==> flow/design.v <==
module ALU(
  input         clock,
                reset,
                io_flush_valid,
                io_FU_input_valid,
  input  [6:0]  io_FU_input_bits_decoded_instruction_PRD,
  input         io_FU_input_bits_decoded_instruction_RD_valid,
  input  [20:0] io_FU_input_bits_decoded_instruction_IMM,
  input  [2:0]  io_FU_input_bits_decoded_instruction_FUNCT3,
  input  [1:0]  io_FU_input_bits_decoded_instruction_packet_index,
  input  [5:0]  io_FU_input_bits_decoded_instruction_ROB_index,
  input  [3:0]  io_FU_input_bits_decoded_instruction_MOB_index,
  input  [4:0]  io_FU_input_bits_decoded_instruction_instructionType,
  input         io_FU_input_bits_decoded_instruction_needs_ALU,
                io_FU_input_bits_decoded_instruction_needs_branch_unit,
                io_FU_input_bits_decoded_instruction_SUBTRACT,
                io_FU_input_bits_decoded_instruction_MULTIPLY,
                io_FU_input_bits_decoded_instruction_FENCE,
                io_FU_input_bits_decoded_instruction_IS_IMM,
  input  [31:0] io_FU_input_bits_RS1_data,
                io_FU_input_bits_RS2_data,
                io_FU_input_bits_fetch_PC,
  output        io_FU_output_valid,
  output [6:0]  io_FU_output_bits_PRD,
  output [31:0] io_FU_output_bits_RD_data,
  output        io_FU_output_bits_RD_valid,
  output [31:0] io_FU_output_bits_fetch_PC,
  output [3:0]  io_FU_output_bits_MOB_index,
  output [5:0]  io_FU_output_bits_ROB_index,
  output [1:0]  io_FU_output_bits_fetch_packet_index
);
  wire [31:0] RS1_signed = io_FU_input_bits_RS1_data;
  wire [31:0] RS1_unsigned = io_FU_input_bits_RS1_data;
  wire [31:0] instruction_PC =
    io_FU_input_bits_fetch_PC
    + {28'h0, io_FU_input_bits_decoded_instruction_packet_index, 2'h0};
  reg  [31:0] arithmetic_result;
  wire [31:0] IMM_signed =
    {{19{io_FU_input_bits_decoded_instruction_IMM[12]}},
     io_FU_input_bits_decoded_instruction_IMM[12:0]};
  wire [31:0] operand2_unsigned =
    io_FU_input_bits_decoded_instruction_IS_IMM ? IMM_signed : io_FU_input_bits_RS2_data;
  wire [4:0]  shamt = operand2_unsigned[4:0];
  wire        _REMU_T = io_FU_input_bits_decoded_instruction_instructionType == 5'hC;
  wire        _SLTU_T_1 = io_FU_input_bits_decoded_instruction_instructionType == 5'h4;
  wire        _BEQ_T = io_FU_input_bits_decoded_instruction_FUNCT3 == 3'h0;
  wire        ADD =
    (_REMU_T | _SLTU_T_1) & _BEQ_T & ~io_FU_input_bits_decoded_instruction_MULTIPLY
    & ~io_FU_input_bits_decoded_instruction_SUBTRACT;
  wire        SUB =
    (_REMU_T | _SLTU_T_1) & _BEQ_T & ~io_FU_input_bits_decoded_instruction_MULTIPLY
    & io_FU_input_bits_decoded_instruction_SUBTRACT;
  wire        SLL =
    (_REMU_T | _SLTU_T_1) & io_FU_input_bits_decoded_instruction_FUNCT3 == 3'h1
    & ~io_FU_input_bits_decoded_instruction_MULTIPLY;
  wire        _BGE_T = io_FU_input_bits_decoded_instruction_FUNCT3 == 3'h5;
  wire        SRL =
    (_REMU_T | _SLTU_T_1) & _BGE_T & ~io_FU_input_bits_decoded_instruction_MULTIPLY
    & ~io_FU_input_bits_decoded_instruction_SUBTRACT;
  wire        SRA =
    (_REMU_T | _SLTU_T_1) & _BGE_T & ~io_FU_input_bits_decoded_instruction_MULTIPLY
    & io_FU_input_bits_decoded_instruction_SUBTRACT;
  wire        AUIPC =
    io_FU_input_bits_decoded_instruction_instructionType == 5'h5
    & ~io_FU_input_bits_decoded_instruction_MULTIPLY;
  wire        ALU_input_valid =
    io_FU_input_valid & io_FU_input_bits_decoded_instruction_needs_ALU;
  wire        branch_unit_input_valid =
    io_FU_input_valid & io_FU_input_bits_decoded_instruction_needs_branch_unit;
  wire        mult_unit_input_valid =
    io_FU_input_valid & io_FU_input_bits_decoded_instruction_MULTIPLY;
  reg         io_FU_output_valid_REG;
  wire [31:0] add_result = RS1_unsigned + operand2_unsigned;
  wire [31:0] sub_result = RS1_unsigned - operand2_unsigned;
  wire [31:0] _GEN = {27'h0, shamt};
  wire [31:0] sra_result = $signed($signed(RS1_signed) >>> _GEN);
  wire [62:0] _sll_result_T = {31'h0, RS1_unsigned} << shamt;
  reg  [31:0] io_FU_output_bits_fetch_PC_REG;
  reg  [1:0]  io_FU_output_bits_fetch_packet_index_REG;
  reg  [6:0]  io_FU_output_bits_PRD_REG;
  reg         io_FU_output_bits_RD_valid_REG;
  reg  [3:0]  io_FU_output_bits_MOB_index_REG;
  reg  [5:0]  io_FU_output_bits_ROB_index_REG;
  always @(posedge clock) begin
    if (reset)
      arithmetic_result <= 32'h0;
    else begin
      arithmetic_result <=
        ADD
          ? add_result
          : SUB
              ? sub_result
              : (_REMU_T | _SLTU_T_1)
                & io_FU_input_bits_decoded_instruction_FUNCT3 == 3'h4
                & ~io_FU_input_bits_decoded_instruction_MULTIPLY
                  ? RS1_unsigned ^ operand2_unsigned
                  : (_REMU_T | _SLTU_T_1)
                    & io_FU_input_bits_decoded_instruction_FUNCT3 == 3'h6
                    & ~io_FU_input_bits_decoded_instruction_MULTIPLY
                      ? RS1_unsigned | operand2_unsigned
                      : (_REMU_T | _SLTU_T_1)
                        & (&io_FU_input_bits_decoded_instruction_FUNCT3)
                        & ~io_FU_input_bits_decoded_instruction_MULTIPLY
                          ? RS1_unsigned & operand2_unsigned
                          : SLL
                              ? _sll_result_T[31:0]
                              : SRL
                                  ? RS1_unsigned >> _GEN
                                  : SRA
                                      ? sra_result
                                      : (_REMU_T | _SLTU_T_1)
                                        & io_FU_input_bits_decoded_instruction_FUNCT3 == 3'h2
                                        & ~io_FU_input_bits_decoded_instruction_MULTIPLY
                                          ? {31'h0,
                                             $signed(RS1_signed) < $signed(io_FU_input_bits_decoded_instruction_IS_IMM
                                                                             ? IMM_signed
                                                                             : io_FU_input_bits_RS2_data)}
                                          : (_REMU_T | _SLTU_T_1)
                                            & io_FU_input_bits_decoded_instruction_FUNCT3 == 3'h3
                                            & ~io_FU_input_bits_decoded_instruction_MULTIPLY
                                              ? {31'h0, RS1_unsigned < operand2_unsigned}
                                              : io_FU_input_bits_decoded_instruction_instructionType == 5'hD
                                                & ~io_FU_input_bits_decoded_instruction_MULTIPLY
                                                  ? {io_FU_input_bits_decoded_instruction_IMM[19:0],
                                                     12'h0}
                                                  : 32'h0;
    end
    io_FU_output_valid_REG <=
      ALU_input_valid & ~io_flush_valid | io_FU_input_bits_decoded_instruction_FENCE;
    io_FU_output_bits_fetch_PC_REG <= io_FU_input_bits_fetch_PC;
    io_FU_output_bits_fetch_packet_index_REG <=
      io_FU_input_bits_decoded_instruction_packet_index;
    io_FU_output_bits_PRD_REG <= io_FU_input_bits_decoded_instruction_PRD;
    io_FU_output_bits_RD_valid_REG <= io_FU_input_bits_decoded_instruction_RD_valid;
    io_FU_output_bits_MOB_index_REG <= io_FU_input_bits_decoded_instruction_MOB_index;
    io_FU_output_bits_ROB_index_REG <= io_FU_input_bits_decoded_instruction_ROB_index;
  end  
  assign io_FU_output_valid = io_FU_output_valid_REG & ~io_flush_valid;
  assign io_FU_output_bits_PRD = io_FU_output_bits_PRD_REG;
  assign io_FU_output_bits_RD_data = arithmetic_result;
  assign io_FU_output_bits_RD_valid = io_FU_output_bits_RD_valid_REG;
  assign io_FU_output_bits_fetch_PC = io_FU_output_bits_fetch_PC_REG;
  assign io_FU_output_bits_MOB_index = io_FU_output_bits_MOB_index_REG;
  assign io_FU_output_bits_ROB_index = io_FU_output_bits_ROB_index_REG;
  assign io_FU_output_bits_fetch_packet_index = io_FU_output_bits_fetch_packet_index_REG;
endmodule
clock: 6.0 ns
lec_check: 0
abc_area: 1
cap_margin: 20
cell_pad_in_sites_detail_placement: 1
core_aspect_ratio: 0.5
core_margin: 2
core_utilization: 40
cts_cluster_diameter: 382
cts_cluster_size: 20
setup_slack_margin: -0.6
slew_margin: 20
tns_end_percent: 5
run.sh (not shown) runs the stock make flow with config.mk's settings and CLKGATE_MAP_FILE=.
Change:
Settings changed: CELL_PAD_IN_SITES_DETAIL_PLACEMENT 1 to default, CORE_ASPECT_RATIO 0.5 to default, CORE_UTILIZATION 40 to 44, CTS_CLUSTER_DIAMETER 382 to default, CTS_CLUSTER_SIZE 20 to 95, SETUP_SLACK_MARGIN -0.6 to default, TNS_END_PERCENT 5 to 35.
Clock period 6.0 ns to 3.07 ns, I/O delays scaled along.
Result: With this change the flow reached the layout checks and failed them: setup timing. Non-clock buffer count rose by 470. Total power rises by well over a third. Combinational power rises to 2.8 times its value. Worst setup slack loses 0.84 ns. Final cell count came out higher by about a fifth. Synthesized area is unchanged. Wire length went up by a few percent. Cell area came out higher by a quarter to a third. Die area came out lower by roughly a tenth. Utilization increases by 22 points.
Change:
Settings changed: CORE_UTILIZATION 44 to 52, CTS_CLUSTER_DIAMETER from default to 371, PLACE_DENSITY from default to 0.42.
The new run stopped in 5_1_grt with GRT-0232.
Die size shrinks by 15%.
Synthesized area stays the same.
Synthesized cell count does not change.
Change:
Settings changed: ABC_AREA 1 to default, CORE_UTILIZATION 52 to 58, CTS_CLUSTER_DIAMETER 371 to default, CTS_CLUSTER_SIZE 95 to default, HOLD_SLACK_MARGIN from default to -0.08, PLACE_DENSITY 0.42 to default, TNS_END_PERCENT 35 to 75.
Clock period 3.07 ns to 4.7 ns, I/O delays scaled along.
What happened: Now the flow went through all stages and came out clean; synthesized area shrinks by 7.9%; die area decreases by 17%; synthesized cell count fell by 31%.

== run 1 ==
// ALU: RTL as listed in full above, without the edits since
make LEC_CHECK=0 ABC_AREA=1 CAP_MARGIN=20 CORE_MARGIN=2 CORE_UTILIZATION=68 CTS_CLUSTER_DIAMETER=395 CTS_CLUSTER_SIZE=52 PLACE_DENSITY=0.62 SETUP_SLACK_MARGIN=-0.23 SLEW_MARGIN=20 TNS_END_PERCENT=15 finish   # period 3.24 ns
For run 1, the flow was terminated by a tool error in detailed placement (3_5_place_dp) and produced no final design.
Inputs modified between run 1 and run 2:
Settings: CTS_CLUSTER_SIZE: 52 -> unset; CORE_UTILIZATION: 68 -> 40; ABC_AREA: 1 -> unset; PLACE_DENSITY: 0.62 -> unset; SETUP_SLACK_MARGIN: -0.23 -> unset; CTS_CLUSTER_DIAMETER: 395 -> unset; TNS_END_PERCENT: 15 -> unset; the clock period (ns, I/O delays scaled along): 3.24 -> 6.0.
Notes after the runs:
The flow ran to completion for all of run 1 and run 2 but run 1, which stopped partway.
Net count entering floorplan ended up 669 lower on run 2 than on run 1.
Taking run 1 as the reference, in run 2 overall die area increased by 55% relative to the old numbers; cell count after synthesis decreased by 31% relative to the old numbers; row count increased by 13 relative to the old numbers; mean cell area of the mapped netlist increased by about 33% relative to the old numbers.
Comparing run 2 and run 1, the higher initial standard-cell utilization of the core is on run 1.
Of the two values seen for top logic cell family in the synthesized netlist, AND-OR/OR-AND gates was produced by run 2 and simple AND/OR/NAND/NOR gates by run 1.
From run 1 to run 2 the numbers moved as follows: post-synth area from yosys stat went down 950 µm²; register share after synthesis went up 1.2 points; count of unique library cells instantiated by Yosys went up 34.
Taking run 1 as the reference point, the vertical die dimension of run 2 rises by 24%.
Run 2 — synthesized-area fraction occupied by adder cells 0.89 points higher, run 1 as reference
Input-level comparison between run 3 and run 2:
Settings: CORE_UTILIZATION: 40 -> 59; the clock period (ns, I/O delays scaled along): 6.0 -> 5.5.
--- outcome ---
Run 3: done, clean on timing, DRC and antenna
Summary: with run 2 as the reference, wire length of the first global-routing pass in run 3 moved down by a little under 10%.
Run 3: post-route cell area 150 µm² below run 2
Diff run 2 -> run 3 | final weighted congestion in routability-driven placement | up by more than 10%
On run 3: total length of routed met2 wires is 12% lower than what run 2 gave.
When the final numbers for run 2 and run 3 were put side by side, the wire length on met3 turned out to be greater in run 3.
Run 3 -> run 2: antenna diode instance count delta 0, exact match
Global-route met1 utilization: run 3 vs run 2 up 5.3 points
From run 2 to run 3 the numbers moved as follows: global-route usage shows an increase of 12 points, number of non-filler instances in the completed layout decreased about 7%, total power up 9.8%, number of buffers outside the clock class in the layout went up.
The following lists how run 4 was set up differently from run 3:
Settings: changing CORE_UTILIZATION from 59 to 40.
Delta (run 4 minus run 3): floorplan-stage core utilization -19 points; met3 global-route usage fell 9.8 points; combinational fraction of the cell area went down by 1.7 points; global-route usage went down. Of run 3 and run 4, the run reporting the higher first-pass GRT wire length was run 4.
--- input diff run 4..run 5 ---
Settings: SETUP_SLACK_MARGIN newly set to -0.6; CTS_CLUSTER_DIAMETER newly set to 382; CTS_CLUSTER_SIZE newly set to 98; CORE_ASPECT_RATIO newly set to 0.5; PLACE_DENSITY newly set to 0.35; ABC_AREA newly set to 1; the clock period (ns, I/O delays scaled along) changed from 5.5 to 6.0.
- In the final design statistics, run 5 uses more standard cells in total than run 4.
- Netlist area before placement (run 5 vs. run 4) increases by a little under 10%
- Lower final hold slack was reported by run 4, not run 5.
- Compare run 5 and run 4 | wire length of the first global-routing pass higher: run 5
- Across both runs, diode insertion count for antenna repair was lower for run 5 than for run 4.
- Worst path arrival time is higher on run 5
- Vias: run 5 above run 4

Starts from the design.v that is shown in full above.
clock: 6.0 ns
lec_check: 0
cap_margin: 25
cell_pad_in_sites_global_placement: 2
core_margin: 2
core_utilization: 39
cts_cluster_diameter: 103
cts_cluster_size: 57
gpl_routability_driven: 0
gpl_timing_driven: 0
hold_slack_margin: 0.19
min_routing_layer: met1
slew_margin: 40
Then changed:
CAP_MARGIN = 20   (was 25)
CELL_PAD_IN_SITES_GLOBAL_PLACEMENT = default   (was 2)
CORE_UTILIZATION = 43   (was 39)
CTS_CLUSTER_DIAMETER = default   (was 103)
CTS_CLUSTER_SIZE = 84   (was 57)
HOLD_SLACK_MARGIN = default   (was 0.19)
PLACE_DENSITY_LB_ADDON = 0.01   (was default)
SETUP_SLACK_MARGIN = -0.07   (was default)
SLEW_MARGIN = 15   (was 40)
TNS_END_PERCENT = 35   (was default)
clock period = 3.05 ns   (was 6.0 ns; I/O delays follow)
What happened: The new run produced a layout that fails on setup timing; die size came out lower by 9.1%; count of clock-buffer cells in the layout came out lower by 1; worst setup slack got worse by 0.80 ns; clock power goes up by 90%; synthesized area stays the same; synthesized cell count is unchanged; final cell count went up by 1.7%.
Then changed:
CORE_ASPECT_RATIO = 1.54   (was default)
CORE_UTILIZATION = 48   (was 43)
CTS_CLUSTER_DIAMETER = 245   (was default)
CTS_CLUSTER_SIZE = 98   (was 84)
GPL_TIMING_DRIVEN = 1   (was 0)
PLACE_DENSITY = 0.43   (was default)
PLACE_DENSITY_LB_ADDON = default   (was 0.01)
clock period = 7.71 ns   (was 3.05 ns; I/O delays follow)
Result: Now the flow finished with timing, DRC and antenna clean. Total power falls by well over a third. Setup slack is better by 1.8 ns. Non-clock buffer count falls by 161. Wire length falls by about a fifth. Worst hold slack is better by 0.95 ns. Critical path depth rises by 2. Final cell count falls by roughly a tenth. Via count falls by roughly a tenth. Synthesized area does not change. Global-route usage falls by 2.4 points.
Then changed:
ABC_AREA = 1   (was default)
CORE_ASPECT_RATIO = default   (was 1.54)
CORE_UTILIZATION = 71   (was 48)
CTS_CLUSTER_DIAMETER = 242   (was 245)
CTS_CLUSTER_SIZE = 39   (was 98)
GPL_ROUTABILITY_DRIVEN = 1   (was 0)
MAX_ROUTING_LAYER = met4   (was default)
PLACE_DENSITY = default   (was 0.43)
PLACE_DENSITY_LB_ADDON = 0.01   (was default)
clock period = 8.46 ns   (was 7.71 ns; I/O delays follow)
Result: Now the flow did not get past global placement (3_3_place_gp); die size fell by 26%; synthesized area increases by 8.5%; synthesized cell count rose by 44%.

RTL: the design.v shown in full above, as it stands there.
==> flow/config.mk <==
export PLATFORM = sky130hd
export DESIGN_NAME = ALU
export DESIGN_NICKNAME = ALU
export VERILOG_FILES = /design/flow/design.v
export SDC_FILE = /design/flow/constraint.sdc
export NUM_CORES = 4
export LEC_CHECK = 0
export CAP_MARGIN = 20
export CORE_MARGIN = 2
export CORE_UTILIZATION = 58
export CTS_CLUSTER_DIAMETER = 45
export CTS_CLUSTER_SIZE = 89
export HOLD_SLACK_MARGIN = -0.08
export SLEW_MARGIN = 20
export TNS_END_PERCENT = 75
==> flow/constraint.sdc <==
create_clock -name core_clock -period 3.86 [get_ports {clock}]
set_input_delay 0.7720 -clock core_clock [delete_from_list [all_inputs] [get_ports {clock}]]
set_output_delay 0.7720 -clock core_clock [all_outputs]
set_load 0.01 [all_outputs]
The baseline never finished: it broke off in global routing (5_1_grt) with GRT-0116.
Then changed:
Settings changed: CORE_UTILIZATION 58 to 57, CTS_CLUSTER_DIAMETER 45 to unset, CTS_CLUSTER_SIZE 89 to 63, HOLD_SLACK_MARGIN -0.08 to unset, SETUP_SLACK_MARGIN set to 1.82, TNS_END_PERCENT 75 to 5.
Clock period 3.86 ns to 6.72 ns, I/O delays scaled along.
Result:
- This time the run ran to the end with no violations
- synthesized area does not change
- die area goes up by 1.7%
- synthesized cell count stays the same
Then changed:
Settings changed: CORE_UTILIZATION 57 to 58, CTS_CLUSTER_SIZE 63 to 52, SETUP_SLACK_MARGIN 1.82 to -0.33, TNS_END_PERCENT 5 to unset.
Clock period 6.72 ns to 3.96 ns, I/O delays scaled along.
What happened: With this change the flow failed in global routing (5_1_grt), error GRT-0232. Synthesized area does not change. Synthesized cell count stays the same. Die area fell by about 1.7%.
Then changed:
Settings changed: ABC_AREA set to 1, CORE_ASPECT_RATIO set to 0.5, CTS_CLUSTER_DIAMETER set to 382, CTS_CLUSTER_SIZE 52 to 20, SETUP_SLACK_MARGIN -0.33 to -0.6, TNS_END_PERCENT set to 5.
Clock period 3.96 ns to 6.0 ns, I/O delays scaled along.
After rerunning:
- This time the run ran to the end with no violations
- die size rises by 8.6%
- synthesized cell count rises by 44%
- area after synthesis rises by 8.5%
No activity file was given, so power comes from the tool's default toggle rates.
